==> flow/design.v (excerpt) <==
module reflex_core (
    input wire clk,                   
    input wire rst_n,                 
    input wire signed [15:0] z_pos,   
    input wire signed [15:0] z_vel,   
    input wire signed [15:0] kp_gain,
    input wire signed [15:0] kd_gain,
    input wire signed [15:0] vel_threshold,  
    output reg signed [15:0] u_out,   
    output reg guardian_active        
);
Size in the first run: roughly 2900 cells after synthesis, ~81 flip-flops, about 99 I/O pins.
clock: 6.07 ns
lec_check: 0
cap_margin: 20
core_margin: 2
core_utilization: 72
cts_cluster_diameter: 354
cts_cluster_size: 34
hold_slack_margin: -0.09
place_density: 0.37
setup_slack_margin: -0.48
slew_margin: 35
run.sh (not shown) runs the stock make flow with config.mk's settings and CLKGATE_MAP_FILE=.
The baseline finished but failed the layout checks on negative setup slack.
Change:
- CORE_UTILIZATION: 72 -> 52
- CTS_CLUSTER_DIAMETER: 354 -> unset
- CTS_CLUSTER_SIZE: 34 -> 99
- HOLD_SLACK_MARGIN: -0.09 -> unset
- PLACE_DENSITY: 0.37 -> unset
- SETUP_SLACK_MARGIN: -0.48 -> unset
- SLEW_MARGIN: 35 -> 20
- clock period: 6.07 -> 5.93 ns (I/O delays scaled with it)
What happened: The changed run finished but failed the layout checks on negative setup slack; hold slack gets better by 0.046 ns; global-route usage came out lower by 12 points; sequential share of layout area came out lower by 0.50 points.


build 84:
The RTL this note starts from:
==> flow/design.v <==
module reflex_core (
    input wire clk,                   
    input wire rst_n,                 
    input wire signed [15:0] z_pos,   
    input wire signed [15:0] z_vel,   
    input wire signed [15:0] kp_gain,
    input wire signed [15:0] kd_gain,
    input wire signed [15:0] vel_threshold,  
    output reg signed [15:0] u_out,   
    output reg guardian_active        
);
    reg signed [31:0] p_term;
    reg signed [31:0] d_term;
    reg signed [31:0] raw_sum;
    localparam signed [15:0] MAX_OUT = 16'd2000;   
    localparam signed [15:0] MIN_OUT = -16'd2000;  
    always @(posedge clk or negedge rst_n) begin
        if (!rst_n) begin
            u_out <= 16'd0;
            guardian_active <= 1'b0;
            p_term <= 32'd0;
            d_term <= 32'd0;
        end else begin
            if (($signed(z_vel) > $signed(vel_threshold)) || 
                ($signed(z_vel) < -$signed(vel_threshold))) begin
                guardian_active <= 1'b1;
                d_term <= z_vel * (kd_gain <<< 1); 
            end else begin
                guardian_active <= 1'b0;
                d_term <= z_vel * kd_gain;
            end
            p_term <= z_pos * kp_gain;  
            raw_sum = -(p_term + d_term); 
            if (raw_sum > MAX_OUT) 
                u_out <= MAX_OUT;
            else if (raw_sum < MIN_OUT) 
                u_out <= MIN_OUT;
            else
                u_out <= raw_sum[15:0];  
        end
    end
endmodule
==> flow/config.mk <==
export PLATFORM = sky130hd
export DESIGN_NAME = reflex_core
export DESIGN_NICKNAME = reflex_core
export VERILOG_FILES = /design/flow/design.v
export SDC_FILE = /design/flow/constraint.sdc
export NUM_CORES = 4
export LEC_CHECK = 0
export CAP_MARGIN = 20
export CORE_MARGIN = 2
export CORE_UTILIZATION = 72
export CTS_CLUSTER_DIAMETER = 354
export CTS_CLUSTER_SIZE = 34
export HOLD_SLACK_MARGIN = -0.09
export PLACE_DENSITY = 0.37
export SETUP_SLACK_MARGIN = 1.74
export SLEW_MARGIN = 35
==> flow/constraint.sdc <==
create_clock -name core_clock -period 6.07 [get_ports {clk}]
set_input_delay 1.2140 -clock core_clock [delete_from_list [all_inputs] [get_ports {clk}]]
set_output_delay 1.2140 -clock core_clock [all_outputs]
set_load 0.01 [all_outputs]
Build 84 did not run to completion, as it errored out during global routing.
diff inputs: build 84 => build 14
--- a/flow/config.mk
+++ b/flow/config.mk
@@ -11,6 +11,3 @@
-export CTS_CLUSTER_DIAMETER = 354
-export CTS_CLUSTER_SIZE = 34
-export HOLD_SLACK_MARGIN = -0.09
-export PLACE_DENSITY = 0.37
-export SETUP_SLACK_MARGIN = 1.74
-export SLEW_MARGIN = 35
+export PLACE_DENSITY_LB_ADDON = 0.24
+export SETUP_SLACK_MARGIN = -0.39
+export SLEW_MARGIN = 20
==> flow/constraint.sdc <==
create_clock -name core_clock -period 6.47 [get_ports {clk}]
set_input_delay 1.2940 -clock core_clock [delete_from_list [all_inputs] [get_ports {clk}]]
set_output_delay 1.2940 -clock core_clock [all_outputs]
set_load 0.01 [all_outputs]
==> results <==
- In terms of share of synthesized cell area in and-or and or-and compound cells, build 84 and build 14 differ only marginally.
- Re weighted congestion reported at the end of routability-driven placement: build 14 and build 84 aren't equal, and the lower value belongs to build 14.
- Placement row count came out exactly the same in build 14 and build 84.
- Per the comparison of build 14 with build 84, area after detailed placement saw a decrease; synthesized area flat; clock sink total stayed essentially flat; total half-perimeter wirelength after legalization and detailed placement went up by 1.1%.
- Pre-CTS worst setup slack is higher on build 14
- Build 84: it failed during global routing, and the tool reported GRT-0232.
- Build 14 finished every stage; the final checks, however, were not passed, the failures being negative setup slack.
Input changes introduced in build 36 (baseline for comparison: build 14):
--- a/flow/config.mk
+++ b/flow/config.mk
@@ -10,3 +10,2 @@
-export CORE_UTILIZATION = 72
-export PLACE_DENSITY_LB_ADDON = 0.24
-export SETUP_SLACK_MARGIN = -0.39
+export CORE_UTILIZATION = 64
+export SETUP_SLACK_MARGIN = 1.44
==> flow/constraint.sdc <==
create_clock -name core_clock -period 5.43 [get_ports {clk}]
set_input_delay 1.0860 -clock core_clock [delete_from_list [all_inputs] [get_ports {clk}]]
set_output_delay 1.0860 -clock core_clock [all_outputs]
set_load 0.01 [all_outputs]
==> results <==
Actual slew at the worst max-slew pin came out lower on build 36 than on build 14. Status: wire length parity (build 14, build 36). Delta(utilization, build 36 - build 14) < 0. [compare] base=build 14 new=build 36: worst hold margin rose by 34 ps, worst setup timing slack at the placement stage fell by 680 ps. The final reports for build 36 and build 14 show placed instance count higher in the former. Looking at critical path depth across build 14 and build 36, the one that comes out lower is build 36. No crash in build 36: every stage finished, but the layout fails its final checks due to negative setup slack. Between build 14 and build 36, the cell count went up.
Changes in build 17 relative to build 36:
--- a/flow/config.mk
+++ b/flow/config.mk
@@ -10,2 +10,2 @@
-export CORE_UTILIZATION = 64
-export SETUP_SLACK_MARGIN = 1.44
+export CORE_UTILIZATION = 66
+export SETUP_SLACK_MARGIN = 1.58
==> flow/constraint.sdc <==
create_clock -name core_clock -period 6.47 [get_ports {clk}]
set_input_delay 1.2940 -clock core_clock [delete_from_list [all_inputs] [get_ports {clk}]]
set_output_delay 1.2940 -clock core_clock [all_outputs]
set_load 0.01 [all_outputs]
==> comparison <==
- Ran to the end and failed final checks on negative setup slack: build 17.
- Number of cells in the design after placement, build 17 and build 36, higher one = build 36.
- Cell area: build 17 vs build 36 down about 3.3%
- Of build 17 and build 36, build 17 shows the higher met2 usage in global routing, with build 36 below it.
- Portion of the clock cycle consumed by the worst path in the final layout, build 17 and build 36: larger value in build 36
- Build 17 against build 36: number of instances resized during post-cts repair now sits lower; horizontal die size now sits lower; non-clock buffer total of the final layout now sits lower.


RTL: the design.v shown in full above, as it stands there.
clock: 7.92 ns
lec_check: 0
abc_area: 0
cap_margin: 20
core_aspect_ratio: 1.31
core_margin: 10
core_utilization: 63
cts_cluster_diameter: 233
cts_cluster_size: 98
hold_slack_margin: 0.15
max_routing_layer: met4
min_routing_layer: met1
setup_slack_margin: -0.39
slew_margin: 20
tns_end_percent: 35
The first run ran to the end with violations: negative setup slack.
Then changed:
CAP_MARGIN = 0   (was 20)
CELL_PAD_IN_SITES_DETAIL_PLACEMENT = 1   (was default)
CORE_ASPECT_RATIO = 1.78   (was 1.31)
CORE_MARGIN = 9   (was 10)
CORE_UTILIZATION = 62   (was 63)
CTS_CLUSTER_DIAMETER = 108   (was 233)
CTS_CLUSTER_SIZE = default   (was 98)
GPL_ROUTABILITY_DRIVEN = 1   (was default)
GPL_TIMING_DRIVEN = 0   (was default)
HOLD_SLACK_MARGIN = default   (was 0.15)
MIN_ROUTING_LAYER = met2   (was met1)
PLACE_DENSITY = 0.89   (was default)
SLEW_MARGIN = 10   (was 20)
TNS_END_PERCENT = 85   (was 35)
The changed run died in global routing (5_1_grt), error GRT-0116.
Die area barely changes.
Synthesized cell count stays the same.
Synthesized area stays the same.
Then changed:
ABC_AREA = default   (was 0)
CAP_MARGIN = 20   (was 0)
CELL_PAD_IN_SITES_DETAIL_PLACEMENT = default   (was 1)
CORE_ASPECT_RATIO = default   (was 1.78)
CORE_MARGIN = 2   (was 9)
CORE_UTILIZATION = 52   (was 62)
CTS_CLUSTER_DIAMETER = default   (was 108)
GPL_ROUTABILITY_DRIVEN = default   (was 1)
GPL_TIMING_DRIVEN = default   (was 0)
MAX_ROUTING_LAYER = default   (was met4)
MIN_ROUTING_LAYER = default   (was met2)
PLACE_DENSITY = default   (was 0.89)
SETUP_SLACK_MARGIN = default   (was -0.39)
SLEW_MARGIN = 20   (was 10)
TNS_END_PERCENT = default   (was 85)
clock period = 6.72 ns   (was 7.92 ns; I/O delays follow)
After rerunning: With this change the flow ran to the end with violations: negative setup slack. Die area increases by 3.7%. Area after synthesis stays the same. Synthesized cell count is unchanged.
